File: design.v
`timescale 1ns / 1ps
module apb_master #(parameter DATA_WIDTH = 32, parameter ADDR_WIDTH = 32) (
		output 					PSEL,
		output 					PENABLE,
		output  [ADDR_WIDTH-1:0] PADDR,
		output  [DATA_WIDTH-1:0]	PWRDATA,
		output  					PWRITE,
		output  [DATA_WIDTH-1:0]	PRDATA_o,
		input  [DATA_WIDTH-1:0]	PRDATA,
		input  [DATA_WIDTH-1:0] data_i,
		input  [ADDR_WIDTH-1:0]	addr_i,
		input 					PCLK,
		input 					PRESETn,
		input 					PREADY,
		input 					evnt_trig_i,
		input 					pwrite_i
);
parameter IDLE = 2'd0;
parameter SETUP = 2'd1;
parameter ACCESS = 2'd2;
reg [1:0]	state, next_state;
always@(posedge PCLK) begin
	if(!PRESETn)
		state <= IDLE ;
	else
		state <= next_state ;
end
always@(*) begin
	case(state)
		IDLE : begin
			if (evnt_trig_i)
				next_state <= SETUP ;
			else 
				next_state <= IDLE;
		end
		SETUP : next_state <= ACCESS;
		ACCESS : begin
			if(PREADY)
				next_state <= IDLE ;
			else 
				next_state <= ACCESS ;
		end
		default : next_state <= IDLE ;
	endcase
end
assign PSEL = PRESETn ? (state != IDLE) : 1'b0;
assign PENABLE = (state == ACCESS) ;
assign PWRITE = pwrite_i;
assign PWRDATA = data_i;
assign PADDR = addr_i;
assign PRDATA_o = PRDATA;
endmodule
`timescale 1ns / 1ps
module APB_slave #( parameter DATA_WIDTH = 32, parameter ADDR_WIDTH = 32)(
    output  reg [DATA_WIDTH-1:0] PRDATA,
    output                       PREADY_o,
    input                    PREADY,
    input   [DATA_WIDTH-1:0] PWRDATA, 
    input   [ADDR_WIDTH-1:0] PADDR,
    input                    PCLK,
    input                    PRESETn,
    input                    PWRITE,
    input                    PENABLE,
    input                    PSEL
    );
    parameter  IDLE   = 2'd0, SETUP = 2'd1, ACCESS =2'd2;
    reg [DATA_WIDTH-1:0]    APB_MEM [ADDR_WIDTH-1:0];
    reg [1:0] prsnt_state , next_state ;
    always@(posedge PCLK , negedge PRESETn) begin   
        if(!PRESETn)
            prsnt_state <= IDLE ;
        else 
            prsnt_state <= next_state ;
    end
   always@(* ) begin
        next_state <= prsnt_state;
        case (prsnt_state)
            IDLE : begin
                if(PSEL )
                    next_state <= SETUP;        
                else 
                    next_state <= IDLE;
            end
            SETUP : begin
                if(PENABLE)
                    next_state <= ACCESS;
                else 
                    next_state <= IDLE;
            end
            ACCESS : begin
                if(PREADY) begin
                    if(!PSEL) 
                        next_state <= IDLE ;
                    else
                        next_state <= SETUP ;
                end
                else 
                    next_state <= ACCESS;
            end
            default : next_state <= IDLE;
        endcase
   end
   always@(*) begin
         if(!PRESETn)
            PRDATA = 32'd0;
         else begin
            if((next_state == ACCESS) && !PWRITE && (PADDR < ADDR_WIDTH))
                PRDATA = APB_MEM[PADDR];
            else 
                PRDATA = 32'd0;    
         end
   end
   always@(posedge PCLK) begin
         if((next_state == ACCESS) && PWRITE && (PADDR < ADDR_WIDTH))
            APB_MEM[PADDR] <= PWRDATA ;
   end
   assign PREADY_o = PREADY ;
endmodule
`timescale 1ns / 1ps
module apb_top #(parameter DATA_WIDTH = 32 , parameter ADDR_WIDTH = 32) (
		output [DATA_WIDTH-1:0]	PRDATA_o,
		input 					PCLK_i,
		input 					PRESETn_i,
		input [DATA_WIDTH-1:0]	PWRDATA_i,
		input [ADDR_WIDTH-1:0]	PADDR_i,
		input 					PWRITE_i,
		input 					PREADY_i,
		input 					EVENT_i
);
	wire [DATA_WIDTH-1:0]	p_rd_intr, pwrdata_intr, paddr_intr;
	wire 					p_ready_intr, psel_intr, pena_intr, pwrite_intr;				
	apb_master  #(.DATA_WIDTH(DATA_WIDTH), .ADDR_WIDTH(ADDR_WIDTH))  master_inst(
		.PCLK(PCLK_i),
		.PRESETn(PRESETn_i),
		.evnt_trig_i(EVENT_i),
		.data_i(PWRDATA_i),
		.addr_i(PADDR_i),
		.pwrite_i(PWRITE_i),
		.PRDATA(p_rd_intr),
		.PREADY(p_ready_intr),
		.PSEL(psel_intr),
		.PENABLE(pena_intr),
		.PADDR(paddr_intr),
		.PWRDATA(pwrdata_intr),
		.PWRITE(pwrite_intr),
		.PRDATA_o(PRDATA_o)
	);
	APB_slave #(.DATA_WIDTH(DATA_WIDTH), .ADDR_WIDTH(ADDR_WIDTH)) slave_inst(
		.PREADY(PREADY_i),
		.PWRDATA(pwrdata_intr), 
		.PADDR(paddr_intr),
		.PCLK(PCLK_i),
		.PRESETn(PRESETn_i),
		.PWRITE(pwrite_intr),
		.PENABLE(pena_intr),
		.PSEL(psel_intr),
		.PRDATA(p_rd_intr),
		.PREADY_o(p_ready_intr)
	);
endmodule
File: run.sh
#!/bin/bash
# the make line also repeats each setting of config.mk as NAME=value (left out here)
make -C /OpenROAD-flow-scripts/flow DESIGN_CONFIG=/design/flow/config.mk WORK_HOME=/design/flow/orfs CLKGATE_MAP_FILE= finish
File: config.mk
export PLATFORM = sky130hd
export DESIGN_NAME = apb_top
export DESIGN_NICKNAME = apb_top
export VERILOG_FILES = /design/flow/design.v
export SDC_FILE = /design/flow/constraint.sdc
export NUM_CORES = 4
export LEC_CHECK = 0
export ABC_AREA = 0
export CAP_MARGIN = 20
export CORE_ASPECT_RATIO = 0.95
export CORE_MARGIN = 2
export CORE_UTILIZATION = 72
export CTS_CLUSTER_DIAMETER = 237
export MIN_ROUTING_LAYER = met1
export PLACE_DENSITY = 0.35
export SETUP_SLACK_MARGIN = 0.91
export SLEW_MARGIN = 30
File: constraint.sdc
create_clock -name core_clock -period 3.13 [get_ports {PCLK_i}]
set_input_delay 0.6260 -clock core_clock [delete_from_list [all_inputs] [get_ports {PCLK_i}]]
set_output_delay 0.6260 -clock core_clock [all_outputs]
set_load 0.01 [all_outputs]
==> flow_summary.toml, run 1 <==
# synthesis and place-and-route metrics
[run_status]
status = "failed layout checks"
violations = "setup timing"

[timing]
clock_skew_ps = 29.2
setup_slack_ps = -544
fin_setup_tns_ps = -13670
final_max_slew_viol_count = 0
setup_violations = 32
period_needed_ps = 3670
worst_pin_slew_ps = 957
maxSlewHeadroom_pct = 36.2
fmax_mhz = 272
fin_crit_sh_pct = 117
finalHoldViolations = 0
rsz0062_at_grt = "yes"

[route]
drt-initial-drc-count = 3064
drt_first_pass_iters = 6
finalWirelength_um = 114000
ant_nets = 0
post-route-drc-count = 0
vias = 23200
drt-wirelength-per-cell_um = 35.3
vias_per_cell = 7.21

[finish]
area_delta_synth_final_pct = 22.4
fin_nets = 2479
post-route-util_pct = 88.5

[critical_path]
crit_end = "PRDATA_o[15]"
path_buffers = 5
cp_common_cell = "buf_12"
path_depth = 10
end_kind = "primary output"
rrSetupSlack_ps = 350
cp_top_family = "simple AND/OR/NAND/NOR gates"
critPathRequiredTime_ps = 2500
startpoint = "slave_inst.prsnt_state[1]"
cp_slowest_cell = "or4_4"
critPathArrivalTime_ps = 3050
setup.worst_path.start_class = "register"
r2r-end = "slave_inst.APB_MEM[17][13]"
path_max_fanout = 5
critPathKind = "register to primary output"
crit-reg2reg-launch = "slave_inst.prsnt_state[1]"
ff2ff_path_depth = 8
crit_chain = "a21oi_2 > nor2_2 > or4_4 > nor4_4 > buf_12 > buf_8 > buf_16 > buf_12 > nor4b_4 > buf_2"
max_stage_delay_ps = 560

[grt]
grt_remaining_overflow = 0
grt_max_degree = 33
grtUsageMet2_pct = 65.5
grt_first_pass_wirelength_um = 160000
grt_pass1_vias = 23400
grt_antenna_before_repair = 1
grt_usage_pct = 40.1
use_met1_pct = 52.9
gr-max-usage-layer = "met2"
grt_util_met3_pct = 8.30

[power_and_ir_drop]
comb_power_share_pct = 4.8
p_sw_mw = 5.73
irDropWorstVdd_uv = 611
p_int_mw = 22.0
clkPwrFrac_pct = 40.6
clk-power_mw = 11.3
pg_seq_mw = 15.2
power.group.top = "registers"
p_per_area_nw_per_um2 = 569
leakagePower_nw = 17.2
p_seq_share_pct = 54.6
pg_comb_mw = 1.34
p_sw_share_pct = 20.6

[yosys]
muxShareOfSynthArea_pct = 13.3
edf_count = 1024
synth_cell_type_count = 44
top_cell_area_share_pct = 77.2
synth.yosys.warnings = 2
synth_top_cell_by_area = "edfxtp_1"
logic_family = "multiplexers"
yosys-top-cells-area = "edfxtp_1 77%, mux2i_1 9.4%, mux4_2 3.8%, a22oi_1 1.4%, a221oi_1 1.2%"
syn_inst = 2010
synth_flops = 1029
synthTopCellsByCount = "1,024 x edfxtp_1, 374 x mux2i_1, 75 x a22oi_1"
synth-adder-area-share_pct = 0
ys.flop_type = "edfxtp_1"
synth-compound-area-share_pct = 4.48
ys_seq_share_pct = 77.5
yosysMostFrequentCell = "edfxtp_1"
fp_nets = 2079
yosys_area_sq_um = 39800
yosysCellCount = 2010
postSynthAreaPerCell_sq_um = 19.8
async_reset_ff_share_pct = 0.292
synthXorXnorAreaFrac_pct = 0
netlist_area_sq_um = 39800
yosys.area_share.simple_pct = 3.30

[flow_run]
maxCapViolCount = 0
warning_count = 32

[clock_tree]
clkSinkCount = 1029
path_clk_slew_ps = 60
cts_root_buffer = "clkbuf_16"
cts_buffers = 95
clk_latency_ps = 660
cts_tree = "yes"
cts_max_path_buffers = 3
htree_levels = 3

[floorplan]
fp.dieH_um = 233
fp_util_pct = 72.3
die_x_um = 245
io_pins = 101
chipArea_sq_um = 57200
coreArea_sq_um = 55100
row_count = 84

[placed_design]
hpwl_um = 61700
port_buffers = 100
place_ws_ps = -1120
gp_congestion = 0.832

[hold_path]
min_path_type = "input port to asynchronous set/reset pin"
repair_timing:
item,4_1_cts,5_1_grt
gates cloned,6,4
setup buffers,15,11
pin swaps,25,11
resized,196,14
hold buffers,0,0
endpoints found under the setup margin,1056,1056
layout make-up:
| type | instances | area (sq um) |
|---|---|---|
| Clock buffer | 120 | 2510 |
| Multi-Input combinational cell | 856 | 9350 |
| Inverter | 4 | 15.0 |
| Tap cell | 731 | 915 |
| Timing Repair Buffer | 424 | 4630 |
| Sequential cell | 1029 | 30900 |
| Clock inverter | 54 | 468 |
| Antenna cell | 1 | 2.50 |
| Fill cell | 2056 | 6310 |
per-stage QoR:
step	cell area [sq um]	instances	hold WS, ps	total power [mW]
floorplan	40800	2010	330	16.1
global placement	45300	3008	492	16.7
detailed placement	45300	3008	521	16.7
CTS	48600	3203	264	27.8
global route	48800	3218	271	28.3
finish	48800	3219	280	27.8
metal layers:
metal  part of all wire [%]  up-vias  wire length [um]
li1                       -     9182                 -
met1                     35    11800             39500
met2                     49     1854             55500
met3                     11      411             12600
met4                    5.3        2              6030
met5                  0.011        -                13
==> inputs of run 2 (changes only) <==
Settings changed: ABC_AREA 0 to default, CORE_ASPECT_RATIO 0.95 to default, CORE_UTILIZATION 72 to 61, CTS_CLUSTER_DIAMETER 237 to default, MIN_ROUTING_LAYER met1 to default, PLACE_DENSITY 0.35 to default, SETUP_SLACK_MARGIN 0.91 to default, SLEW_MARGIN 30 to 20.
Clock period 3.13 ns to 3.17 ns, I/O delays scaled along.
==> run 2 against run 1 <==
Against the previous run:
- the layout still fails its checks (setup timing)
- synthesized area stayed put
- core utilization is 12 points lower
- setup slack better by 19 ps
- clock skew is 8.3 ps lower
- sequential cell count stayed put
- routed wire length is 4.5% lower
==> flow_summary.toml, run 2 <==
# synthesis and place-and-route metrics
[run_status]
status = "failed layout checks"
violations = "setup timing"

[clock_tree]
cts_tree = "yes"
htree_levels = 3
clkSinkCount = 1029
path_clk_slew_ps = 50
clk_latency_ps = 660
cts_buffers = 99
cts_max_path_buffers = 3
hold_buffers = 0
cts_root_buffer = "clkbuf_16"

[yosys]
async_reset_ff_share_pct = 0.292
edf_count = 1024
logic_family = "multiplexers"
muxShareOfSynthArea_pct = 13.3
syn_inst = 2010
fp_nets = 2079
synth.yosys.warnings = 2
yosys_area_sq_um = 39800
synth_top_cell_by_area = "edfxtp_1"
synth_cell_type_count = 44
synth_flops = 1029
yosysMostFrequentCell = "edfxtp_1"
ys.flop_type = "edfxtp_1"
top_cell_area_share_pct = 77.2
netlist_area_sq_um = 39800
synth-adder-area-share_pct = 0
yosys-top-cells-area = "edfxtp_1 77%, mux2i_1 9.4%, mux4_2 3.8%, a22oi_1 1.4%, a221oi_1 1.2%"
yosys.area_share.simple_pct = 3.30
synthXorXnorAreaFrac_pct = 0
postSynthAreaPerCell_sq_um = 19.8
synth-compound-area-share_pct = 4.48
yosysCellCount = 2010
ys_seq_share_pct = 77.5
synthTopCellsByCount = "1,024 x edfxtp_1, 374 x mux2i_1, 75 x a22oi_1"

[placed_design]
place_area_sq_um = 45400
gp_congestion = 0.832
dp_cells = 3174
port_buffers = 100
hpwl_um = 65300

[critical_path]
setup.worst_path.start_class = "input port"
crit_chain = "clkdlybuf4s50_1 > nor4_4 > nand2_1 > or4_4 > nor4_4 > buf_12 > buf_16 > buf_8 > nor4b_4 > buf_6 > buf_6"
max_stage_delay_ps = 510
end_kind = "primary output"
path_depth = 11
r2r-end = "slave_inst.APB_MEM[29][18]"
crit_end = "PRDATA_o[6]"
critPathRequiredTime_ps = 2540
path_buffers = 6
critPathArrivalTime_ps = 3060
crit-reg2reg-launch = "slave_inst.prsnt_state[1]"
rrSetupSlack_ps = 130
startpoint = "PADDR_i[12]"
cp_slowest_cell = "or4_4"
critPathKind = "input port to primary output"
ff2ff_path_depth = 7
cp_top_family = "simple AND/OR/NAND/NOR gates"
path_max_fanout = 4

[floorplan]
row_count = 93
coreArea_sq_um = 64500
die_x_um = 260
fp.dieH_um = 260
io_pins = 101
fp_util_pct = 61.8
chipArea_sq_um = 67400

[power_and_ir_drop]
power.group.top = "registers"
p_per_area_nw_per_um2 = 561
finalPower_mw = 27.7
p_sw_mw = 5.69
clk-power_mw = 11.3
leakagePower_nw = 17.4
pg_comb_mw = 1.39
comb_power_share_pct = 5.0
pg_seq_mw = 15.0
p_seq_share_pct = 54.1
p_int_mw = 22.0
irDropWorstVdd_uv = 625
clkPwrFrac_pct = 40.9
p_sw_share_pct = 20.6

[timing]
rsz0062_at_grt = "yes"
clock_skew_ps = 21.0
setup_violations = 32
fin_setup_tns_ps = -13630
final_max_slew_viol_count = 0
fmax_mhz = 271
fin_crit_sh_pct = 117
period_needed_ps = 3700
worst_pin_slew_ps = 1100
finalHoldViolations = 0
maxSlewHeadroom_pct = 26.5
setup_slack_ps = -525

[route]
drt-initial-drc-count = 2474
ant_nets = 0
n_antenna_cell = 0
vias_per_cell = 6.57
vias = 22200
drt_first_pass_iters = 7
post-route-drc-count = 0
finalWirelength_um = 109000
drt-wirelength-per-cell_um = 32.1

[grt]
grt_first_pass_wirelength_um = 153000
grt_max_degree = 33
grt_antenna_before_repair = 2
grt_remaining_overflow = 0
grt_usage_pct = 32.5
grt_pass1_vias = 21800

[finish]
design_area_sq_um = 49300
area_delta_synth_final_pct = 23.8
stdcell_count = 3379
fin_nets = 2513

[flow_run]
maxCapViolCount = 0
warning_count = 32

[hold_path]
min_path_type = "input port to asynchronous set/reset pin"
==> run 2: cell type report <==
cell class | instances | area (sq um)
clock buffer | 125 | 2630
clock inverter | 56 | 468
fill | 3633 | 15100
inverter | 4 | 15.0
multi-input combinational | 856 | 9510
sequential | 1029 | 30900
tap | 855 | 1070
timing repair buffer | 454 | 4760
==> run 2: repair_timing <==
item                                    CTS  global route
pin swaps                                36             5
endpoints found under the setup margin   32            32
cloned                                    4             1
setup buffers                            20             1
gates resized                           271             9
==> run 2: metal layers <==
metal	up-vias	global-route usage [%]	wire, um
met5	-	0	23
met4	4	8.62	2690
met3	174	5.86	9480
met2	1091	51.9	52500
met1	11700	47.1	43900
li1	9276	-	-
==> run 2: metrics by stage <==
| stage | hold WS, ps | setup slack [ps] | util [%] |
|---|---|---|---|
| after floorplan | 338 | -280 | - |
| after global placement | 492 | -1330 | 70.5 |
| after detailed placement | 516 | -1330 | 70.5 |
| after CTS | 254 | -472 | 76.5 |
| after global routing | 275 | -583 | 76.5 |
| final | 280 | -525 | 76.5 |
==> inputs of run 3 (changes only) <==
Settings changed: ABC_AREA from default to 0, CAP_MARGIN 20 to 5, CORE_UTILIZATION 61 to 72, CTS_CLUSTER_DIAMETER from default to 284, PLACE_DENSITY from default to 0.65, SETUP_SLACK_MARGIN from default to 0.93, TNS_END_PERCENT from default to 5.
Clock period 3.17 ns to 3.12 ns, I/O delays scaled along.
==> run 3 against run 2 <==
Against the previous run:
- the layout still fails its checks (setup timing)
- clock power is essentially flat
- critical path depth shrank 2
- sequential cell count is the same
- total power grew 0.50%
- combinational power grew 4%
- via count grew 8.1%
- sequential share of layout area grew 0.32 points
- clock skew shrank 2.2 ps
- non-clock buffer count shrank 15
- count of clock-buffer cells in the layout grew 2
- largest power group unchanged
- highest routed layer unchanged
==> flow_summary.toml, run 3 <==
# synthesis and place-and-route metrics
[placed_design]
dp_cells = 2998
place_ws_ps = -1550
port_buffers = 100
hpwl_um = 64900
gp_congestion = 0.860
place_area_sq_um = 45100

[critical_path]
path_max_fanout = 6
setup.worst_path.start_class = "register"
cp_common_cell = "buf_12"
cp_top_family = "simple AND/OR/NAND/NOR gates"
cp_slowest_cell = "or4_4"
r2r-end = "slave_inst.APB_MEM[2][18]"
ff2ff_path_depth = 9
end_kind = "primary output"
path_buffers = 4
crit_end = "PRDATA_o[27]"
critPathRequiredTime_ps = 2500
critPathArrivalTime_ps = 3160
startpoint = "slave_inst.prsnt_state[1]"
critPathKind = "register to primary output"
path_depth = 9
crit-reg2reg-launch = "slave_inst.prsnt_state[1]"
rrSetupSlack_ps = 300
max_stage_delay_ps = 580
crit_chain = "a21oi_2 > nor2_2 > or4_4 > nor4_4 > buf_12 > buf_12 > buf_12 > nor4b_4 > buf_2"

[timing]
maxSlewHeadroom_pct = 26.3
fin_crit_sh_pct = 121
rsz0062_at_grt = "yes"
finalHoldViolations = 0
period_needed_ps = 3790
worst_pin_slew_ps = 1100
setup_slack_ps = -666
setup_violations = 32
clock_skew_ps = 18.8
final_max_slew_viol_count = 0
fmax_mhz = 264

[power_and_ir_drop]
comb_power_share_pct = 5.2
leakagePower_nw = 17.3
pg_comb_mw = 1.44
p_sw_share_pct = 20.9
power.group.top = "registers"
irDropWorstVdd_uv = 669
p_sw_mw = 5.81
finalPower_mw = 27.8
clk-power_mw = 11.2
p_seq_share_pct = 54.7
pg_seq_mw = 15.2
clkPwrFrac_pct = 40.2
p_per_area_nw_per_um2 = 567
p_int_mw = 22.0

[finish]
design_area_sq_um = 49100
stdcell_count = 3203
area_delta_synth_final_pct = 23.2
logic_area_sq_um = 9430
fillers = 1933
flop_area_sq_um = 30900
fin_nets = 2494

[yosys]
top_cell_area_share_pct = 77.2
netlist_area_sq_um = 39800
yosys-top-cells-area = "edfxtp_1 77%, mux2i_1 9.4%, mux4_2 3.8%, a22oi_1 1.4%, a221oi_1 1.2%"
yosysCellCount = 2010
yosys_area_sq_um = 39800
yosysMostFrequentCell = "edfxtp_1"
syn_inst = 2010
postSynthAreaPerCell_sq_um = 19.8
synth-adder-area-share_pct = 0
ys_seq_share_pct = 77.5
synthTopCellsByCount = "1,024 x edfxtp_1, 374 x mux2i_1, 75 x a22oi_1"
muxShareOfSynthArea_pct = 13.3
synth-compound-area-share_pct = 4.48
fp_nets = 2079
synth_top_cell_by_area = "edfxtp_1"
yosys.area_share.simple_pct = 3.30
synth.yosys.warnings = 2
edf_count = 1024
synth_cell_type_count = 44
synthXorXnorAreaFrac_pct = 0
synth_flops = 1029
logic_family = "multiplexers"
ys.flop_type = "edfxtp_1"
async_reset_ff_share_pct = 0.292

[clock_tree]
clk_latency_ps = 650
cts_root_buffer = "clkbuf_16"
htree_levels = 3
cts_buffers = 95
path_clk_slew_ps = 60
cts_max_path_buffers = 3
clkSinkCount = 1029
cts_tree = "yes"
hold_buffers = 0

[route]
drt_first_pass_iters = 5
post-route-drc-count = 0
drt-initial-drc-count = 3943
drt-wirelength-per-cell_um = 37.2
vias_per_cell = 7.50
vias = 24000
ant_nets = 0
n_antenna_cell = 0
finalWirelength_um = 119000

[flow_run]
maxCapViolCount = 0
warning_count = 33

[run_status]
status = "failed layout checks"
violations = "setup timing"

[grt]
grt_max_degree = 49
grt_first_pass_wirelength_um = 164000
grt_usage_pct = 41.2
grt_remaining_overflow = 0
grt_pass1_vias = 23500
grt_antenna_before_repair = 4

[floorplan]
die_x_um = 239
fp_util_pct = 72.6
chipArea_sq_um = 57200
coreArea_sq_um = 54900
io_pins = 101
fp.dieH_um = 239
row_count = 86

[hold_path]
min_path_type = "input port to asynchronous set/reset pin"
==> run 3: cell type report <==
cell class,instances,area share (%)
Multi-Input combinational cell,856,19.2
Timing Repair Buffer,439,10.1
Sequential cell,1029,62.9
Clock buffer,127,5.26
Tap cell,704,1.80
Inverter,4,0.0306
Clock inverter,44,0.706
==> run 3: timing repair <==
item | 4_1_cts | 5_1_grt
gates cloned | 8 | 0
pin swaps | 29 | 28
endpoints found under the setup margin | 1056 | 1056
gates resized | 260 | 59
buffers inserted | 20 | 6
==> run 3: per-layer routing <==
metal  track usage (%)  part of all wire, %  vias to the layer above
met5                 0                0.046                        -
met4              20.0                  5.0                        8
met3              8.55                   13                      400
met2              65.1                   48                     2357
met1              56.1                   34                    12000
li1                  -                    -                     9215
==> run 3: through the flow <==
step           TNS, ps  util [%]  hold slack [ps]
3_3_place_gp   -340360      82.1              484
3_5_place_dp   -331100      82.1              530
2_1_floorplan  -232730         -              328
4_1_cts         -12770      88.9              274
6_report        -16880      89.4              355
5_1_grt         -20400      89.4              347
==> inputs of run 4 (changes only) <==
Settings changed: ABC_AREA 0 to 1, CELL_PAD_IN_SITES_GLOBAL_PLACEMENT from default to 2, CORE_ASPECT_RATIO from default to 0.55, CORE_MARGIN 2 to 8, CORE_UTILIZATION 72 to 44, CTS_CLUSTER_DIAMETER 284 to default, PLACE_DENSITY 0.65 to default, PLACE_DENSITY_LB_ADDON from default to 0.23, SETUP_SLACK_MARGIN 0.93 to default, SLEW_MARGIN 20 to 10, TNS_END_PERCENT 5 to default.
Clock period 3.12 ns to 6.0 ns, I/O delays scaled along.
==> run 4 against run 3 <==
Against the previous run:
- now clean on timing, DRC and antenna
- total power fell by 46%
- sequential share of layout area fell by 2.3 points
- via count rose by 21%
- first-iteration DRC count fell by 33%
- clock power fell by 44%
- global-route usage fell by 18 points
==> flow_summary.toml, run 4 <==
# synthesis and place-and-route metrics
[run_status]
status = "no timing/DRC/antenna violations"

[critical_path]
critPathRequiredTime_ps = 4800
cp_common_cell = "nand2_1"
critPathArrivalTime_ps = 4090
end_kind = "primary output"
startpoint = "PADDR_i[4]"
crit_end = "PRDATA_o[17]"
path_max_fanout = 18
max_stage_delay_ps = 670
crit-reg2reg-launch = "slave_inst.prsnt_state[1]"
critPathKind = "input port to primary output"
path_buffers = 4
cp_slowest_cell = "clkdlybuf4s50_1"
crit_chain = "clkdlybuf4s50_1 > inv_2 > nor3_4 > buf_4 > nand2_1 > nand2_1 > nor2_1 > nand2_1 > nor2_1 > clkdlybuf4s50_1"
cp_top_family = "buffers and inverters"
r2r-end = "slave_inst.APB_MEM[30][4]"
setup.worst_path.start_class = "input port"
rrSetupSlack_ps = 2290
ff2ff_path_depth = 6
path_depth = 10

[yosys]
ys_seq_share_pct = 69.3
yosys-top-cells-area = "edfxtp_1 69%, nand2_1 15%, nor2_1 5.3%, inv_1 5.0%, o21ai_0 1.5%"
syn_inst = 4474
muxShareOfSynthArea_pct = 0
synth_flops = 1029
edf_count = 1024
ys.flop_type = "edfxtp_1"
synth-adder-area-share_pct = 0
yosysMostFrequentCell = "nand2_1"
synth.yosys.warnings = 2
fp_nets = 4543
synthXorXnorAreaFrac_pct = 0
synthTopCellsByCount = "1,737 x nand2_1, 1,024 x edfxtp_1, 625 x nor2_1"
synth_cell_type_count = 26
synth-compound-area-share_pct = 3.12
yosys_area_sq_um = 44600
synth_top_cell_by_area = "edfxtp_1"
logic_family = "simple AND/OR/NAND/NOR gates"
netlist_area_sq_um = 44600
yosysCellCount = 4474
postSynthAreaPerCell_sq_um = 9.96
yosys.area_share.simple_pct = 20.3
async_reset_ff_share_pct = 0.292
top_cell_area_share_pct = 69.0

[power_and_ir_drop]
irDropWorstVdd_uv = 230
pg_seq_mw = 7.91
p_per_area_nw_per_um2 = 294
p_seq_share_pct = 52.9
p_int_mw = 11.6
p_sw_share_pct = 22.4
power.group.top = "registers"
p_sw_mw = 3.36
leakagePower_nw = 21.6
pg_comb_mw = 0.781
comb_power_share_pct = 5.2
finalPower_mw = 15.0
clkPwrFrac_pct = 41.9
clk-power_mw = 6.27

[finish]
post-route-util_pct = 50.8
logic_area_sq_um = 10700
fillers = 9158
area_delta_synth_final_pct = 14.3
flop_area_sq_um = 30900
fin_nets = 4657

[placed_design]
gp_congestion = 0.765
hpwl_um = 71800
port_buffers = 100

[timing]
finalHoldViolations = 0
rsz0062_at_grt = "no"
fmax_mhz = 189
fin_crit_sh_pct = 88.2
setup_violations = 0
period_needed_ps = 5290
final_max_slew_viol_count = 0
maxSlewHeadroom_pct = 14.0
clock_skew_ps = 18.2
worst_pin_slew_ps = 1290
fin_setup_tns_ps = 0

[floorplan]
coreArea_sq_um = 100000
die_x_um = 445
fp.dieH_um = 252
chipArea_sq_um = 112000
fp_util_pct = 44.4
row_count = 86
io_pins = 101

[clock_tree]
clkSinkCount = 1029
clk_latency_ps = 730
cts_max_path_buffers = 3
cts_resized = 0
cts_buffers = 96
cts_root_buffer = "clkbuf_16"
htree_levels = 3
cts_setup_buffers = 0
hold_buffers = 0
path_clk_slew_ps = 60
cts_tree = "yes"

[grt]
grt_first_pass_wirelength_um = 191000
grt_antenna_before_repair = 6
grt_pass1_vias = 27200
grt_max_degree = 142
grt_remaining_overflow = 0
grt_usage_pct = 23.0

[route]
vias = 29100
drt-wirelength-per-cell_um = 21.7
drt_first_pass_iters = 7
finalWirelength_um = 131000
drt-initial-drc-count = 2641
ant_nets = 0
vias_per_cell = 4.82
post-route-drc-count = 0

[hold_path]
whs_path_depth = 1
min_from = "master_inst.state[0]"
min_path_type = "register to register"
holdPathEnd = "master_inst.state[0]"

[flow_run]
maxCapViolCount = 0
warning_count = 39
[run 4: per-stage QoR]
stage | std cells | hold slack (ps) | worst slack [ps] | area (sq um)
after floorplan | 4474 | 411 | 2150 | 44600
after global placement | 5854 | 433 | 660 | 47800
after detailed placement | 5854 | 431 | 674 | 47800
after CTS | 6028 | 449 | 664 | 50900
after global routing | 6028 | 484 | 650 | 50900
final | 6031 | 448 | 705 | 50900
[run 4: per-layer routing]
metal  vias to the layer above  share of wire [%]  global-route usage, %
met1                     13800                 50                   36.0
met4                         4                1.8                   4.59
met2                       838                 42                   33.8
met5                         -              0.021                      0
met3                       145                6.2                   3.93
li1                      14300                  -                      -
[run 4: cell type report]
class / instances / share of cell area, %
clock inverters: 61 / 1.36
inverters: 606 / 4.51
flip-flops and latches: 1029 / 60.6
clock buffers: 113 / 4.84
multi-input cells: 2643 / 21.0
well taps: 1364 / 3.35
diodes: 3 / 0.0147
repair buffers: 212 / 4.31
==> inputs of run 5 (changes only) <==
Settings changed: ABC_AREA 1 to default, CAP_MARGIN 5 to 20, CELL_PAD_IN_SITES_GLOBAL_PLACEMENT 2 to default, CORE_ASPECT_RATIO 0.55 to 1.43, CORE_MARGIN 8 to 2, CORE_UTILIZATION 44 to 64, MIN_ROUTING_LAYER from default to met1, PLACE_DENSITY_LB_ADDON 0.23 to 0.08, SLEW_MARGIN 10 to 30.
Clock period 6.0 ns to 3.13 ns, I/O delays scaled along.
==> run 5 against run 4 <==
Against the previous run:
- now fails the layout checks on setup timing
- global-route usage grew 8.9 points
- non-clock buffer count grew 214
- sequential power grew 91%
- sequential share of layout area grew 2.9 points
- critical path depth shrank 2
- hold slack lost 130 ps
- register-to-register slack lost 1900 ps
- total power grew 80%
- clock power grew 67%
- clock skew is essentially flat
- core utilization grew 28 points
- routed wire length shrank 23%
- largest cell class unchanged
==> flow_summary.toml, run 5 <==
# synthesis and place-and-route metrics
[power_and_ir_drop]
irDropWorstVdd_uv = 531
p_sw_mw = 5.44
pg_comb_mw = 1.38
p_int_mw = 21.5
p_sw_share_pct = 20.2
pg_seq_mw = 15.1
clk-power_mw = 10.5
power.group.top = "registers"
leakagePower_nw = 17.1
p_seq_share_pct = 56.1
comb_power_share_pct = 5.1
p_per_area_nw_per_um2 = 555
clkPwrFrac_pct = 38.7

[grt]
grt_pass1_vias = 22100
grt_remaining_overflow = 0
grt_usage_pct = 32.0
grt_antenna_before_repair = 2
grt_first_pass_wirelength_um = 144000
grt_max_degree = 37

[yosys]
top_cell_area_share_pct = 77.2
synth-compound-area-share_pct = 4.48
synth_flops = 1029
netlist_area_sq_um = 39800
async_reset_ff_share_pct = 0.292
synthXorXnorAreaFrac_pct = 0
fp_nets = 2079
yosys_area_sq_um = 39800
yosys.area_share.simple_pct = 3.30
synth_cell_type_count = 44
yosysCellCount = 2010
yosys-top-cells-area = "edfxtp_1 77%, mux2i_1 9.4%, mux4_2 3.8%, a22oi_1 1.4%, a221oi_1 1.2%"
ys.flop_type = "edfxtp_1"
logic_family = "multiplexers"
synthTopCellsByCount = "1,024 x edfxtp_1, 374 x mux2i_1, 75 x a22oi_1"
synth.yosys.warnings = 2
syn_inst = 2010
muxShareOfSynthArea_pct = 13.3
synth-adder-area-share_pct = 0
postSynthAreaPerCell_sq_um = 19.8
edf_count = 1024
synth_top_cell_by_area = "edfxtp_1"
ys_seq_share_pct = 77.5
yosysMostFrequentCell = "edfxtp_1"

[floorplan]
coreArea_sq_um = 61600
chipArea_sq_um = 64300
fp.dieH_um = 302
io_pins = 101
row_count = 109
fp_util_pct = 64.6
die_x_um = 213

[route]
drt-wirelength-per-cell_um = 30.3
finalWirelength_um = 100000
vias = 21400
post-route-drc-count = 0
drt_first_pass_iters = 6
n_antenna_cell = 0
drt-initial-drc-count = 2081
ant_nets = 0
vias_per_cell = 6.47

[timing]
worst_pin_slew_ps = 952
rsz0062_at_grt = "yes"
finalHoldViolations = 0
setup_slack_ps = -350
maxSlewHeadroom_pct = 36.3
period_needed_ps = 3480
final_max_slew_viol_count = 0
clock_skew_ps = 18.5
fin_crit_sh_pct = 111
setup_violations = 32
fmax_mhz = 287

[clock_tree]
cts_tree = "yes"
htree_levels = 3
cts_buffers = 89
clkSinkCount = 1029
cts_max_path_buffers = 3
path_clk_slew_ps = 60
clk_latency_ps = 640
cts_root_buffer = "clkbuf_16"

[finish]
stdcell_count = 3307
flop_area_sq_um = 30900
fin_nets = 2475
logic_area_sq_um = 9520
area_delta_synth_final_pct = 22.0
post-route-util_pct = 78.9
fillers = 3276

[placed_design]
port_buffers = 100
gp_congestion = 0.818
hpwl_um = 60700
dp_cells = 3127

[flow_run]
warning_count = 30
maxCapViolCount = 0

[critical_path]
critPathKind = "input port to primary output"
path_buffers = 4
startpoint = "PADDR_i[8]"
ff2ff_path_depth = 6
critPathArrivalTime_ps = 2850
critPathRequiredTime_ps = 2500
crit_chain = "dlygate4sd2_1 > or3_1 > or4_4 > nor4_4 > buf_6 > buf_12 > nor4b_4 > buf_2"
path_depth = 8
end_kind = "primary output"
rrSetupSlack_ps = 380
r2r-end = "slave_inst.APB_MEM[30][19]"
max_stage_delay_ps = 570
path_max_fanout = 7
cp_slowest_cell = "or4_4"
cp_top_family = "simple AND/OR/NAND/NOR gates"
setup.worst_path.start_class = "input port"
crit_end = "PRDATA_o[28]"
crit-reg2reg-launch = "slave_inst.prsnt_state[1]"

[hold_path]
min_path_type = "input port to asynchronous set/reset pin"

[run_status]
violations = "setup timing"
status = "failed layout checks"
## run 5: layout make-up
| class | count | area share, % |
|---|---|---|
| Timing Repair Buffer | 426 | 9.12 |
| Clock inverter | 45 | 0.708 |
| Multi-Input combinational cell | 856 | 19.6 |
| Tap cell | 832 | 2.14 |
| Inverter | 4 | 0.0309 |
| Sequential cell | 1029 | 63.5 |
| Clock buffer | 115 | 4.91 |
## run 5: through the flow
step | worst slack, ps | cell area (sq um) | TNS, ps | hold slack, ps | total power [mW]
finish | -350 | 48600 | -7220 | 318 | 27.0
global route | -409 | 48600 | -9480 | 317 | 27.7
CTS | -491 | 48500 | -13510 | 297 | 27.1
detailed placement | -1170 | 45300 | -339520 | 524 | 16.7
global placement | -1200 | 45200 | -341510 | 507 | 16.7
floorplan | -312 | 40500 | -187700 | 330 | 16.1
## run 5: repair_timing
action	in CTS	in global routing
gates resized	217	41
setup endpoints to repair	32	32
cloned	4	0
pin swaps	21	20
setup buffers	14	3
hold buffers	0	0
## run 5: layer usage
metal / wire (um) / GRT usage [%] / vias to the layer above
li1: - / - / 9166
met1: 36300 / 40.4 / 11000
met2: 52200 / 55.2 / 968
met3: 7290 / 4.58 / 237
met4: 4570 / 14.8 / 2
met5: 9 / 0 / -
==> inputs of run 6 (changes only) <==
Settings changed: ABC_AREA from default to 1, CORE_ASPECT_RATIO 1.43 to 0.95, CORE_UTILIZATION 64 to 72, CTS_CLUSTER_DIAMETER from default to 237, SETUP_SLACK_MARGIN from default to 0.93, TNS_END_PERCENT from default to 5.
==> run 6 against run 5 <==
Against the previous run:
- now clean on timing, DRC and antenna
- critical path depth up 5
- synthesized area rose by 12%
- hold slack better by 54 ps
- register-to-register slack better by 280 ps
- setup slack improved by 370 ps
- final area is 11% higher
- critical endpoint is now PRDATA_o[8]
- largest power group unchanged
==> flow_summary.toml, run 6 <==
# synthesis and place-and-route metrics
[run_status]
status = "no timing/DRC/antenna violations"

[grt]
grt_remaining_overflow = 0
grt_usage_pct = 43.0
grt_antenna_before_repair = 1
grt_max_degree = 68
grt_pass1_vias = 34300
grt_first_pass_wirelength_um = 201000

[route]
vias_per_cell = 6.19
drt_first_pass_iters = 8
vias = 35200
drt-initial-drc-count = 6206
finalWirelength_um = 144000
topRoutingLayerUsed = "met5"
met1_length_um = 45500
drt-wirelength-per-cell_um = 25.4
met2RoutedLength_um = 65500
post-route-drc-count = 0
ant_nets = 0
dr_wl_met3_um = 22100

[hold_path]
whs_path_depth = 3
min_path_type = "input port to register"
min_from = "PREADY_i"
holdPathEnd = "slave_inst.prsnt_state[1]"

[critical_path]
path_max_fanout = 4
startpoint = "master_inst.state[0]"
critPathKind = "register to primary output"
critPathArrivalTime_ps = 2480
cp_top_family = "buffers and inverters"
crit-reg2reg-launch = "slave_inst.prsnt_state[1]"
cp_slowest_cell = "dfxtp_2"
end_kind = "primary output"
rrSetupSlack_ps = 660
crit_chain = "inv_2 > a21oi_2 > nand2_4 > nand3_4 > nor2_4 > buf_12 > buf_12 > buf_16 > buf_12 > buf_6 > nand2_4 > nor2_4 > buf_6"
path_buffers = 7
setup.worst_path.start_class = "register"
max_stage_delay_ps = 360
r2r-end = "slave_inst.APB_MEM[10][21]"
cp_common_cell = "buf_12"
path_depth = 13
ff2ff_path_depth = 10
critPathRequiredTime_ps = 2500
crit_end = "PRDATA_o[8]"

[yosys]
synth_top_cell_by_area = "edfxtp_1"
synth.yosys.warnings = 2
synthXorXnorAreaFrac_pct = 0
logic_family = "simple AND/OR/NAND/NOR gates"
netlist_area_sq_um = 44600
yosysMostFrequentCell = "nand2_1"
yosysCellCount = 4474
async_reset_ff_share_pct = 0.292
yosys.area_share.simple_pct = 20.3
synth_flops = 1029
synth-compound-area-share_pct = 3.12
synth_cell_type_count = 26
synth-adder-area-share_pct = 0
top_cell_area_share_pct = 69.0
syn_inst = 4474
muxShareOfSynthArea_pct = 0
yosys_area_sq_um = 44600
ys_seq_share_pct = 69.3
yosys-top-cells-area = "edfxtp_1 69%, nand2_1 15%, nor2_1 5.3%, inv_1 5.0%, o21ai_0 1.5%"
ys.flop_type = "edfxtp_1"
edf_count = 1024
postSynthAreaPerCell_sq_um = 9.96
synthTopCellsByCount = "1,737 x nand2_1, 1,024 x edfxtp_1, 625 x nor2_1"
fp_nets = 4543

[floorplan]
coreArea_sq_um = 61000
die_x_um = 259
io_pins = 101
chipArea_sq_um = 63900
fp_util_pct = 73.0
row_count = 88
fp.dieH_um = 246

[timing]
setup_violations = 0
period_needed_ps = 3110
fin_setup_tns_ps = 0
fin_crit_sh_pct = 99.4
fmax_mhz = 322
setup_slack_ps = 19.9
worst_pin_slew_ps = 1020
clock_skew_ps = 20.6
finalHoldViolations = 0
maxSlewHeadroom_pct = 31.6
rsz0062_at_grt = "yes"
final_max_slew_viol_count = 0

[power_and_ir_drop]
irDropWorstVdd_uv = 583
clkPwrFrac_pct = 40.7
pg_seq_mw = 15.2
p_sw_share_pct = 23.1
p_int_mw = 22.3
finalPower_mw = 29.0
p_per_area_nw_per_um2 = 538
power.group.top = "registers"
p_sw_mw = 6.68
comb_power_share_pct = 6.9
p_seq_share_pct = 52.4
clk-power_mw = 11.8
pg_comb_mw = 2.00
leakagePower_nw = 23.3

[clock_tree]
clk_latency_ps = 680
cts_max_path_buffers = 3
cts_buffers = 98
clkSinkCount = 1029
cts_root_buffer = "clkbuf_16"
cts_tree = "yes"
htree_levels = 3
path_clk_slew_ps = 60

[placed_design]
gp_congestion = 0.876
place_area_sq_um = 49000
place_ws_ps = -697
hpwl_um = 72000
port_buffers = 100

[finish]
design_area_sq_um = 53900
fillers = 2472
area_delta_synth_final_pct = 20.9
fin_nets = 4867
post-route-util_pct = 88.3

[flow_run]
warning_count = 30
maxCapViolCount = 0
[run 6: cell type report]
cell class | instances | area, sq um | area share, %
Timing Repair inverter | 1 | 11.3 | 0.0209
Clock buffer | 116 | 2520 | 4.68
Antenna cell | 1 | 2.50 | 0.00465
Multi-Input combinational cell | 2643 | 11300 | 21.1
Sequential cell | 1029 | 30900 | 57.3
Inverter | 606 | 2330 | 4.32
Timing Repair Buffer | 419 | 5190 | 9.63
Clock inverter | 64 | 586 | 1.09
Tap cell | 810 | 1010 | 1.88
[run 6: repair_timing]
| item | 4_1_cts | 5_1_grt |
|---|---|---|
| gates resized | 226 | 182 |
| setup buffers | 51 | 13 |
| pin swaps | 20 | 58 |
| hold endpoints to repair | 2 | 0 |
| hold buffers | 1 | 0 |
| endpoints found under the setup margin | 576 | 1057 |
| cloned | 6 | 5 |
[run 6: per-stage QoR]
stage          cells  hold slack [ps]
5_1_grt         5688              360
3_5_place_dp    5432              439
6_report        5689              372
4_1_cts         5670              442
2_1_floorplan   4474              330
3_3_place_gp    5432              429
[run 6: layer usage]
layer	up-vias	global-route usage (%)
met5	-	0
met4	2	26.6
met3	858	11.5
met2	3416	67.3
met1	16200	54.1
li1	14800	-
==> inputs of run 7 (changes only) <==
Settings changed: ABC_AREA 1 to default, CORE_ASPECT_RATIO 0.95 to default, CORE_UTILIZATION 72 to 63, CTS_CLUSTER_DIAMETER 237 to default, MIN_ROUTING_LAYER met1 to default, PLACE_DENSITY_LB_ADDON 0.08 to default, SETUP_SLACK_MARGIN 0.93 to default, SLEW_MARGIN 30 to 20, TNS_END_PERCENT 5 to default.
Clock period 3.13 ns to 3.11 ns, I/O delays scaled along.
==> run 7 against run 6 <==
Against the previous run:
- sequential share of layout area rose by 5.2 points
- die size rose by 2.2%
- largest cell class unchanged
- global-route usage fell by 9.5 points
- the layout now fails its checks (setup timing)
- setup slack got worse by 570 ps
- combinational power fell by 28%
- via count fell by 36%
- synthesized area fell by 11%
- synthesized cell count fell by 55%
- critical path depth fell by 4
- cell count fell by 41%
- routed wire length fell by 25%
==> flow_summary.toml, run 7 <==
# synthesis and place-and-route metrics
[run_status]
status = "failed layout checks"
violations = "setup timing"

[power_and_ir_drop]
p_seq_share_pct = 53.5
pg_seq_mw = 15.3
p_int_mw = 22.6
irDropWorstVdd_uv = 587
p_per_area_nw_per_um2 = 577
power.group.top = "registers"
finalPower_mw = 28.5
p_sw_mw = 5.89
p_sw_share_pct = 20.7
clkPwrFrac_pct = 41.5
comb_power_share_pct = 5.0
pg_comb_mw = 1.43
leakagePower_nw = 17.4
clk-power_mw = 11.8

[yosys]
yosysCellCount = 2010
synth.yosys.warnings = 2
netlist_area_sq_um = 39800
logic_family = "multiplexers"
synth_flops = 1029
synthXorXnorAreaFrac_pct = 0
yosysMostFrequentCell = "edfxtp_1"
yosys-top-cells-area = "edfxtp_1 77%, mux2i_1 9.4%, mux4_2 3.8%, a22oi_1 1.4%, a221oi_1 1.2%"
synth_cell_type_count = 44
edf_count = 1024
muxShareOfSynthArea_pct = 13.3
synth_top_cell_by_area = "edfxtp_1"
top_cell_area_share_pct = 77.2
yosys.area_share.simple_pct = 3.30
fp_nets = 2079
async_reset_ff_share_pct = 0.292
syn_inst = 2010
synthTopCellsByCount = "1,024 x edfxtp_1, 374 x mux2i_1, 75 x a22oi_1"
synth-compound-area-share_pct = 4.48
ys.flop_type = "edfxtp_1"
ys_seq_share_pct = 77.5
synth-adder-area-share_pct = 0
postSynthAreaPerCell_sq_um = 19.8
yosys_area_sq_um = 39800

[grt]
grt_first_pass_wirelength_um = 156000
grt_pass1_vias = 22200
grt_usage_pct = 33.5
grt_antenna_before_repair = 3
grt_max_degree = 33
grt_remaining_overflow = 0

[timing]
fmax_mhz = 273
fin_setup_tns_ps = -14100
final_max_slew_viol_count = 0
worst_pin_slew_ps = 1110
finalHoldViolations = 0
clock_skew_ps = 22.3
setup_slack_ps = -554
setup_violations = 32
rsz0062_at_grt = "yes"
maxSlewHeadroom_pct = 25.7
whs_ps = 298
period_needed_ps = 3660
fin_crit_sh_pct = 118

[critical_path]
end_kind = "primary output"
critPathArrivalTime_ps = 3040
startpoint = "slave_inst.prsnt_state[1]"
path_buffers = 4
max_stage_delay_ps = 550
crit_end = "PRDATA_o[14]"
ff2ff_path_depth = 6
path_max_fanout = 5
crit_chain = "a21oi_2 > nor2_2 > or4_4 > nor4_4 > buf_6 > buf_16 > buf_6 > nor4b_4 > buf_2"
cp_slowest_cell = "or4_4"
setup.worst_path.start_class = "register"
critPathKind = "register to primary output"
critPathRequiredTime_ps = 2490
r2r-end = "slave_inst.APB_MEM[6][4]"
cp_common_cell = "buf_6"
path_depth = 9
cp_top_family = "simple AND/OR/NAND/NOR gates"
crit-reg2reg-launch = "slave_inst.prsnt_state[1]"
rrSetupSlack_ps = 320

[route]
post-route-drc-count = 0
vias = 22400
vias_per_cell = 6.64
drt_first_pass_iters = 7
ant_nets = 0
finalWirelength_um = 109000
drt-wirelength-per-cell_um = 32.3
drt-initial-drc-count = 2754

[finish]
design_area_sq_um = 49300
logic_area_sq_um = 9490
fin_nets = 2510
flop_area_sq_um = 30900
area_delta_synth_final_pct = 23.8
fillers = 3414

[floorplan]
fp.dieH_um = 255
coreArea_sq_um = 62900
fp_util_pct = 63.4
die_x_um = 255
io_pins = 101
chipArea_sq_um = 65300
row_count = 92

[placed_design]
place_area_sq_um = 45400
gp_congestion = 0.855
port_buffers = 100
hpwl_um = 64900

[flow_run]
warning_count = 32
maxCapViolCount = 0

[clock_tree]
clkSinkCount = 1029
cts_max_path_buffers = 3
clk_latency_ps = 670
cts_tree = "yes"
path_clk_slew_ps = 60
cts_root_buffer = "clkbuf_16"
htree_levels = 3
cts_buffers = 100

[hold_path]
min_path_type = "input port to asynchronous set/reset pin"
## run 7: final cells by class
type	count	share of cell area, %
clock buffer	125	5.39
sequential	1029	62.6
antenna	1	0.00507
tap	846	2.15
multi-input combinational	856	19.2
clock inverter	58	1.07
timing repair buffer	450	9.56
inverter	4	0.0304
## run 7: repair_timing
action / in CTS / in global routing
resized: 250 / 11
setup endpoints to repair: 32 / 32
hold buffers: 0 / 0
setup buffers: 16 / 7
pin swaps: 25 / 0
cloned: 4 / 0
## run 7: layer usage
metal  up-vias  part of all wire, %  global-route usage, %
li1       9258                    -                      -
met1     11600                   41                   49.8
met2      1279                   47                   51.7
met3       204                  9.5                   6.09
met4         6                  3.1                   10.4
met5         -                0.034                      0
## run 7: per-stage QoR
stage | util (%) | setup WS [ps] | std cells
floorplan | - | -328 | 2010
global placement | 72.3 | -1250 | 3162
detailed placement | 72.3 | -1260 | 3163
CTS | 78.3 | -555 | 3362
global route | 78.5 | -601 | 3368
finish | 78.5 | -554 | 3369
==> inputs of run 8 (changes only) <==
Settings changed: CELL_PAD_IN_SITES_DETAIL_PLACEMENT from default to 2, CELL_PAD_IN_SITES_GLOBAL_PLACEMENT from default to 0, CORE_ASPECT_RATIO from default to 1.57, CORE_UTILIZATION 63 to 34, CTS_CLUSTER_DIAMETER from default to 172, GPL_ROUTABILITY_DRIVEN from default to 1, GPL_TIMING_DRIVEN from default to 0, PLACE_DENSITY_LB_ADDON from default to 0.24.
Clock period 3.11 ns to 4.21 ns, I/O delays scaled along.
==> run 8 against run 7 <==
Against the previous run:
- the layout still fails its checks (setup timing)
- critical path depth decreased by 2
- count of clock-buffer cells in the layout decreased by 12
- combinational power decreased by 25%
- global-route usage decreased by 8.3 points
- synthesized area unchanged
- core utilization decreased by 37 points
- register-to-register slack got worse by 80 ps
- non-clock buffer count decreased by 53
- cell count increased by 18%
- synthesized cell count unchanged
==> flow_summary.toml, run 8 <==
# synthesis and place-and-route metrics
[yosys]
synth-adder-area-share_pct = 0
yosys.area_share.simple_pct = 3.30
syn_inst = 2010
ys.flop_type = "edfxtp_1"
async_reset_ff_share_pct = 0.292
logic_family = "multiplexers"
yosysCellCount = 2010
yosys_area_sq_um = 39800
synth.yosys.warnings = 2
synth-compound-area-share_pct = 4.48
synth_top_cell_by_area = "edfxtp_1"
yosysMostFrequentCell = "edfxtp_1"
edf_count = 1024
synthTopCellsByCount = "1,024 x edfxtp_1, 374 x mux2i_1, 75 x a22oi_1"
ys_seq_share_pct = 77.5
top_cell_area_share_pct = 77.2
synthXorXnorAreaFrac_pct = 0
postSynthAreaPerCell_sq_um = 19.8
synth_flops = 1029
muxShareOfSynthArea_pct = 13.3
fp_nets = 2079
netlist_area_sq_um = 39800
synth_cell_type_count = 44
yosys-top-cells-area = "edfxtp_1 77%, mux2i_1 9.4%, mux4_2 3.8%, a22oi_1 1.4%, a221oi_1 1.2%"

[floorplan]
coreArea_sq_um = 116000
chipArea_sq_um = 120000
fp.dieH_um = 433
fp_util_pct = 34.2
io_pins = 101
row_count = 157
die_x_um = 277

[power_and_ir_drop]
pg_seq_mw = 11.3
comb_power_share_pct = 5.1
clk-power_mw = 8.83
p_sw_mw = 4.83
p_sw_share_pct = 22.8
clkPwrFrac_pct = 41.7
power.group.top = "registers"
irDropWorstVdd_uv = 326
p_per_area_nw_per_um2 = 433
leakagePower_nw = 16.9
p_seq_share_pct = 53.2
pg_comb_mw = 1.07
p_int_mw = 16.3
finalPower_mw = 21.2

[timing]
fin_crit_sh_pct = 101
maxSlewHeadroom_pct = 23.4
setup_violations = 22
clock_skew_ps = 21.4
period_needed_ps = 4250
final_max_slew_viol_count = 0
worst_pin_slew_ps = 1150
fmax_mhz = 235
setup_slack_ps = -41.7
finalHoldViolations = 0

[route]
drt-initial-drc-count = 2197
finalWirelength_um = 153000
drt-wirelength-per-cell_um = 38.6
vias_per_cell = 5.75
vias = 22800
ant_nets = 0
post-route-drc-count = 0
drt_first_pass_iters = 5

[placed_design]
gp_congestion = 0.804
hpwl_um = 103000
place_ws_ps = -1930
port_buffers = 98
place_area_sq_um = 44800
dp_cells = 3767

[clock_tree]
clk_latency_ps = 710
cts_buffers = 92
clkSinkCount = 1029
cts_tree = "yes"
hold_buffers = 0
cts_root_buffer = "clkbuf_16"
cts_max_path_buffers = 3
htree_levels = 3
path_clk_slew_ps = 70

[critical_path]
cp_common_cell = "buf_2"
path_depth = 7
rrSetupSlack_ps = 240
crit_end = "PRDATA_o[29]"
cp_top_family = "buffers and inverters"
crit-reg2reg-launch = "master_inst.state[0]"
max_stage_delay_ps = 700
cp_slowest_cell = "clkbuf_1"
crit_chain = "buf_2 > buf_4 > clkbuf_1 > mux4_2 > nor2_1 > nor4b_4 > buf_2"
path_max_fanout = 10
setup.worst_path.start_class = "input port"
critPathRequiredTime_ps = 3370
r2r-end = "slave_inst.APB_MEM[24][10]"
critPathKind = "input port to primary output"
path_buffers = 4
startpoint = "PADDR_i[0]"
critPathArrivalTime_ps = 3410
end_kind = "primary output"
ff2ff_path_depth = 10

[grt]
grt_pass1_vias = 25300
grt_max_degree = 33
grt_remaining_overflow = 0
grt_first_pass_wirelength_um = 208000
grt_usage_pct = 25.2
grt_antenna_before_repair = 8

[finish]
fillers = 10800
logic_area_sq_um = 9550
stdcell_count = 3974
fin_nets = 2449
design_area_sq_um = 48900
area_delta_synth_final_pct = 22.7
flop_area_sq_um = 30900

[run_status]
status = "failed layout checks"
violations = "setup timing"

[hold_path]
min_path_type = "input port to asynchronous set/reset pin"

[flow_run]
warning_count = 30
maxCapViolCount = 0
## run 8: metrics by stage
step | setup TNS (ps) | hold WS (ps) | util (%)
2_1_floorplan | -207830 | 475 | -
3_3_place_gp | -3926930 | 498 | 36.8
3_5_place_dp | -602360 | 539 | 38.4
4_1_cts | -482 | 73.1 | 41.9
5_1_grt | -437 | 148 | 42.0
6_report | -298 | 147 | 42.0
## run 8: layout make-up
type,instances,share of cell area (%)
inverters,4,0.0307
diodes,7,0.0358
multi-input cells,856,19.5
clock inverters,58,1.27
plain buffers,120,1.97
flip-flops and latches,1029,63.1
clock buffers,113,4.87
repair buffers,277,5.29
well taps,1510,3.86
## run 8: layer usage
metal	track usage (%)	share of wire, %	vias to the layer above
met1	26.1	34	12300
met2	45.9	53	1005
li1	-	-	9103
met3	4.07	5.0	380
met5	0	0.016	-
met4	18.5	7.6	4
## run 8: what timing repair did
action                                  CTS  global route
cloned                                    2             0
pin swaps                                19            15
resized                                 355            47
setup buffers                            17            11
endpoints found under the setup margin  334           136
==> inputs of run 9 (changes only) <==
Settings changed: CAP_MARGIN 20 to 15, CELL_PAD_IN_SITES_DETAIL_PLACEMENT 2 to default, CELL_PAD_IN_SITES_GLOBAL_PLACEMENT 0 to default, CORE_ASPECT_RATIO 1.57 to 1.43, CORE_UTILIZATION 34 to 52, CTS_CLUSTER_DIAMETER 172 to default, GPL_ROUTABILITY_DRIVEN 1 to default, GPL_TIMING_DRIVEN 0 to default, MIN_ROUTING_LAYER from default to met1, PLACE_DENSITY_LB_ADDON 0.24 to default, SETUP_SLACK_MARGIN from default to 1.03, SLEW_MARGIN 20 to 30, TNS_END_PERCENT from default to 10.
Clock period 4.21 ns to 4.17 ns, I/O delays scaled along.
==> run 9 against run 8 <==
Against the previous run:
- routed wire length fell by 32%
- clock skew down 0.90 ps
- critical path type unchanged
- the run now finishes clean
- largest power group unchanged
- core utilization grew 21 points
- synthesized area did not move
- sequential cell count did not move
==> flow_summary.toml, run 9 <==
# synthesis and place-and-route metrics
[run_status]
status = "no timing/DRC/antenna violations"

[timing]
period_needed_ps = 3840
clock_skew_ps = 20.5
finalHoldViolations = 0
fmax_mhz = 260
maxSlewHeadroom_pct = 37.3
worst_pin_slew_ps = 940
fin_setup_tns_ps = 0
whs_ps = 206
setup_violations = 0
rsz0062_at_grt = "yes"
final_max_slew_viol_count = 0
fin_crit_sh_pct = 92.1

[clock_tree]
cts_buffers = 96
htree_levels = 3
clkSinkCount = 1029
cts_tree = "yes"
clk_latency_ps = 670
cts_max_path_buffers = 3
path_clk_slew_ps = 50
cts_root_buffer = "clkbuf_16"

[yosys]
synth_cell_type_count = 44
synth.yosys.warnings = 2
synth_top_cell_by_area = "edfxtp_1"
yosysCellCount = 2010
synthTopCellsByCount = "1,024 x edfxtp_1, 374 x mux2i_1, 75 x a22oi_1"
synth-compound-area-share_pct = 4.48
yosys_area_sq_um = 39800
edf_count = 1024
syn_inst = 2010
ys.flop_type = "edfxtp_1"
postSynthAreaPerCell_sq_um = 19.8
yosys.area_share.simple_pct = 3.30
synth-adder-area-share_pct = 0
top_cell_area_share_pct = 77.2
yosys-top-cells-area = "edfxtp_1 77%, mux2i_1 9.4%, mux4_2 3.8%, a22oi_1 1.4%, a221oi_1 1.2%"
async_reset_ff_share_pct = 0.292
muxShareOfSynthArea_pct = 13.3
yosysMostFrequentCell = "edfxtp_1"
logic_family = "multiplexers"
fp_nets = 2079
synth_flops = 1029
netlist_area_sq_um = 39800
synthXorXnorAreaFrac_pct = 0
ys_seq_share_pct = 77.5

[critical_path]
end_kind = "primary output"
crit_chain = "clkdlybuf4s15_1 > or3_4 > or4_4 > nor4_4 > buf_4 > buf_6 > buf_6 > nor4b_4 > buf_2"
max_stage_delay_ps = 520
cp_common_cell = "buf_6"
ff2ff_path_depth = 6
setup.worst_path.start_class = "input port"
path_depth = 9
path_buffers = 5
crit-reg2reg-launch = "slave_inst.prsnt_state[1]"
path_max_fanout = 4
critPathArrivalTime_ps = 3010
cp_top_family = "simple AND/OR/NAND/NOR gates"
rrSetupSlack_ps = 1330
r2r-end = "slave_inst.APB_MEM[28][19]"
crit_end = "PRDATA_o[28]"
critPathRequiredTime_ps = 3340
critPathKind = "input port to primary output"
cp_slowest_cell = "or4_4"
startpoint = "PADDR_i[8]"

[placed_design]
dp_cells = 3190
place_area_sq_um = 44600
gp_congestion = 0.794
port_buffers = 100
hpwl_um = 63100

[power_and_ir_drop]
comb_power_share_pct = 4.6
clk-power_mw = 8.44
p_int_mw = 16.5
p_per_area_nw_per_um2 = 431
clkPwrFrac_pct = 40.6
pg_comb_mw = 0.960
leakagePower_nw = 16.9
p_sw_mw = 4.27
pg_seq_mw = 11.4
p_sw_share_pct = 20.5
p_seq_share_pct = 54.8
power.group.top = "registers"
irDropWorstVdd_uv = 327

[grt]
grt_max_degree = 42
grt_remaining_overflow = 0
grt_first_pass_wirelength_um = 150000
grt_antenna_before_repair = 2
grt_usage_pct = 26.9
grt_pass1_vias = 21700

[finish]
post-route-util_pct = 63.3
logic_area_sq_um = 9450
flop_area_sq_um = 30900
stdcell_count = 3387
area_delta_synth_final_pct = 20.8
design_area_sq_um = 48100
fin_nets = 2393
fillers = 5265

[route]
drt-initial-drc-count = 1722
vias = 20900
ant_nets = 0
post-route-drc-count = 0
finalWirelength_um = 105000
drt_first_pass_iters = 6
n_antenna_cell = 0
vias_per_cell = 6.16
drt-wirelength-per-cell_um = 30.9

[hold_path]
min_path_type = "input port to asynchronous set/reset pin"

[floorplan]
chipArea_sq_um = 78900
row_count = 121
coreArea_sq_um = 76000
fp.dieH_um = 335
io_pins = 101
die_x_um = 235
fp_util_pct = 52.4

[flow_run]
maxCapViolCount = 0
warning_count = 30
==> run 9: per-layer routing <==
| layer | global-route usage, % | vias to the layer above | wire length, um |
|---|---|---|---|
| met5 | 0 | - | 27 |
| li1 | - | 9012 | - |
| met3 | 3.33 | 161 | 4450 |
| met2 | 48.8 | 587 | 56000 |
| met1 | 33.2 | 11100 | 40700 |
| met4 | 9.91 | 4 | 3470 |
==> run 9: per-stage QoR <==
| stage | setup WS [ps] | total power, mW |
|---|---|---|
| after global placement | -629 | 12.5 |
| after global routing | 279 | 21.4 |
| after CTS | 328 | 20.9 |
| after floorplan | 520 | 12.1 |
| after detailed placement | -614 | 12.5 |
| final | 331 | 20.8 |
==> run 9: timing repair <==
action                                  CTS  global route
cloned                                    4             0
resized                                 223            28
pin swaps                                45             5
endpoints found under the setup margin   33            32
endpoints found under the hold margin     0             0
setup buffers                            14             2
hold buffers                              0             0
==> run 9: area by class of cell <==
type / count / area share (%)
clock buffer: 116 / 5.32
clock inverter: 61 / 0.949
inverter: 4 / 0.0312
multi-input combinational: 856 / 19.6
sequential: 1029 / 64.1
tap: 984 / 2.56
timing repair buffer: 337 / 7.40
==> inputs of run 10 (changes only) <==
Settings changed: CAP_MARGIN 15 to 20, CELL_PAD_IN_SITES_GLOBAL_PLACEMENT from default to 0, CORE_ASPECT_RATIO 1.43 to default, CORE_UTILIZATION 52 to 36, MAX_ROUTING_LAYER from default to met5, MIN_ROUTING_LAYER met1 to default, PLACE_DENSITY from default to 0.75, SETUP_SLACK_MARGIN 1.03 to 1.06, SLEW_MARGIN 30 to 20, TNS_END_PERCENT 10 to default.
Clock period 4.17 ns to 4.52 ns, I/O delays scaled along.
==> run 10 against run 9 <==
Against the previous run:
- synthesized cell count unchanged
- sequential power fell by 8%
- combinational power grew 2.2%
- core utilization shrank 19 points
- cell count grew 16%
- via count increased by 4.6%
- first-iteration DRC count is 30% higher
- critical path type unchanged
- critical endpoint is now PRDATA_o[29]
==> flow_summary.toml, run 10 <==
# synthesis and place-and-route metrics
[yosys]
top_cell_area_share_pct = 77.2
synth-adder-area-share_pct = 0
muxShareOfSynthArea_pct = 13.3
fp_nets = 2079
synthTopCellsByCount = "1,024 x edfxtp_1, 374 x mux2i_1, 75 x a22oi_1"
yosys.area_share.simple_pct = 3.30
synth_cell_type_count = 44
synth_top_cell_by_area = "edfxtp_1"
syn_inst = 2010
yosys-top-cells-area = "edfxtp_1 77%, mux2i_1 9.4%, mux4_2 3.8%, a22oi_1 1.4%, a221oi_1 1.2%"
synthXorXnorAreaFrac_pct = 0
yosysCellCount = 2010
ys_seq_share_pct = 77.5
postSynthAreaPerCell_sq_um = 19.8
ys.flop_type = "edfxtp_1"
synth-compound-area-share_pct = 4.48
synth_flops = 1029
yosys_area_sq_um = 39800
edf_count = 1024
logic_family = "multiplexers"
yosysMostFrequentCell = "edfxtp_1"
netlist_area_sq_um = 39800
async_reset_ff_share_pct = 0.292
synth.yosys.warnings = 2

[critical_path]
setup.worst_path.start_class = "input port"
crit-reg2reg-launch = "slave_inst.prsnt_state[1]"
r2r-end = "slave_inst.prsnt_state[2]"
rrSetupSlack_ps = 400
path_depth = 12
crit_end = "PRDATA_o[29]"
cp_slowest_cell = "clkdlybuf4s50_1"
max_stage_delay_ps = 430
startpoint = "PADDR_i[11]"
cp_common_cell = "buf_12"
critPathRequiredTime_ps = 3620
critPathKind = "input port to primary output"
path_buffers = 8
end_kind = "primary output"
critPathArrivalTime_ps = 3330
crit_chain = "clkdlybuf4s50_1 > nor4_2 > nand4_1 > nor4_4 > buf_6 > buf_12 > buf_6 > buf_12 > buf_8 > buf_12 > nor4b_4 > buf_2"
cp_top_family = "buffers and inverters"
ff2ff_path_depth = 32
path_max_fanout = 4

[route]
ant_nets = 0
topRoutingLayerUsed = "met5"
met2RoutedLength_um = 52700
vias = 21800
drt-wirelength-per-cell_um = 26.8
vias_per_cell = 5.53
drt_first_pass_iters = 5
n_antenna_cell = 0
post-route-drc-count = 0
drt-initial-drc-count = 2238
met1_length_um = 39700
finalWirelength_um = 106000
dr_wl_met3_um = 8650

[timing]
fmax_mhz = 236
worst_pin_slew_ps = 1100
setup_violations = 0
rsz0062_at_grt = "yes"
setup_slack_ps = 288
period_needed_ps = 4230
clock_skew_ps = 30.7
finalHoldViolations = 0
maxSlewHeadroom_pct = 26.3
final_max_slew_viol_count = 0
fin_crit_sh_pct = 93.6

[power_and_ir_drop]
p_seq_share_pct = 54.9
clk-power_mw = 7.63
p_int_mw = 15.1
irDropWorstVdd_uv = 325
clkPwrFrac_pct = 39.9
p_sw_share_pct = 21.0
p_per_area_nw_per_um2 = 388
comb_power_share_pct = 5.1
power.group.top = "registers"
pg_comb_mw = 0.981
p_sw_mw = 4.01
leakagePower_nw = 17.1
pg_seq_mw = 10.5

[hold_path]
min_path_type = "input port to asynchronous set/reset pin"

[clock_tree]
cts_tree = "yes"
cts_buffers = 91
cts_max_path_buffers = 3
htree_levels = 3
cts_root_buffer = "clkbuf_16"
clkSinkCount = 1029
path_clk_slew_ps = 60
clk_latency_ps = 680
hold_buffers = 0

[grt]
grt_max_degree = 54
grt_first_pass_wirelength_um = 152000
grt_pass1_vias = 22200
grt_remaining_overflow = 0
grt_antenna_before_repair = 11
grt_usage_pct = 18.5

[floorplan]
io_pins = 101
row_count = 122
fp.dieH_um = 337
coreArea_sq_um = 110000
die_x_um = 337
chipArea_sq_um = 113000
fp_util_pct = 36.2

[placed_design]
port_buffers = 100
gp_congestion = 0.821
place_ws_ps = -379
hpwl_um = 62500

[flow_run]
maxCapViolCount = 0
warning_count = 30

[run_status]
status = "no timing/DRC/antenna violations"

[finish]
area_delta_synth_final_pct = 23.6
post-route-util_pct = 44.7
fin_nets = 2451
fillers = 9072
-- run 10: repair_timing --
action,in CTS,in global routing
cloned,7,0
endpoints found under the setup margin,32,33
pin swaps,27,16
gates resized,262,50
endpoints found under the hold margin,0,0
setup buffers,71,6
-- run 10: cell type report --
cell class              instances  area [sq um]  share of cell area [%]
flip-flops and latches       1029         30900                    62.7
repair buffers                400          4090                    8.30
well taps                    1488          1860                    3.78
clock buffers                 111          2370                    4.82
multi-input cells             856          9500                    19.3
clock inverters                55           557                    1.13
inverters                       4          15.0                  0.0305
-- run 10: metrics by stage --
stage	hold WS (ps)	power, mW	cells	setup TNS [ps]	cell area, sq um
after floorplan	475	11.1	2010	0	40600
after global routing	285	19.6	3943	0	49300
after CTS	235	19.2	3936	0	49200
after global placement	490	11.5	3692	-6140	45100
after detailed placement	525	11.6	3692	-6830	45100
final	314	19.1	3943	0	49300
-- run 10: layer usage --
| metal | vias up | global-route usage (%) |
|---|---|---|
| li1 | 9139 | - |
| met2 | 1124 | 31.2 |
| met4 | 8 | 8.18 |
| met5 | - | 0 |
| met1 | 11300 | 23.1 |
| met3 | 233 | 3.47 |
Power figures rest on the tool's default switching activity, not on a simulated workload.
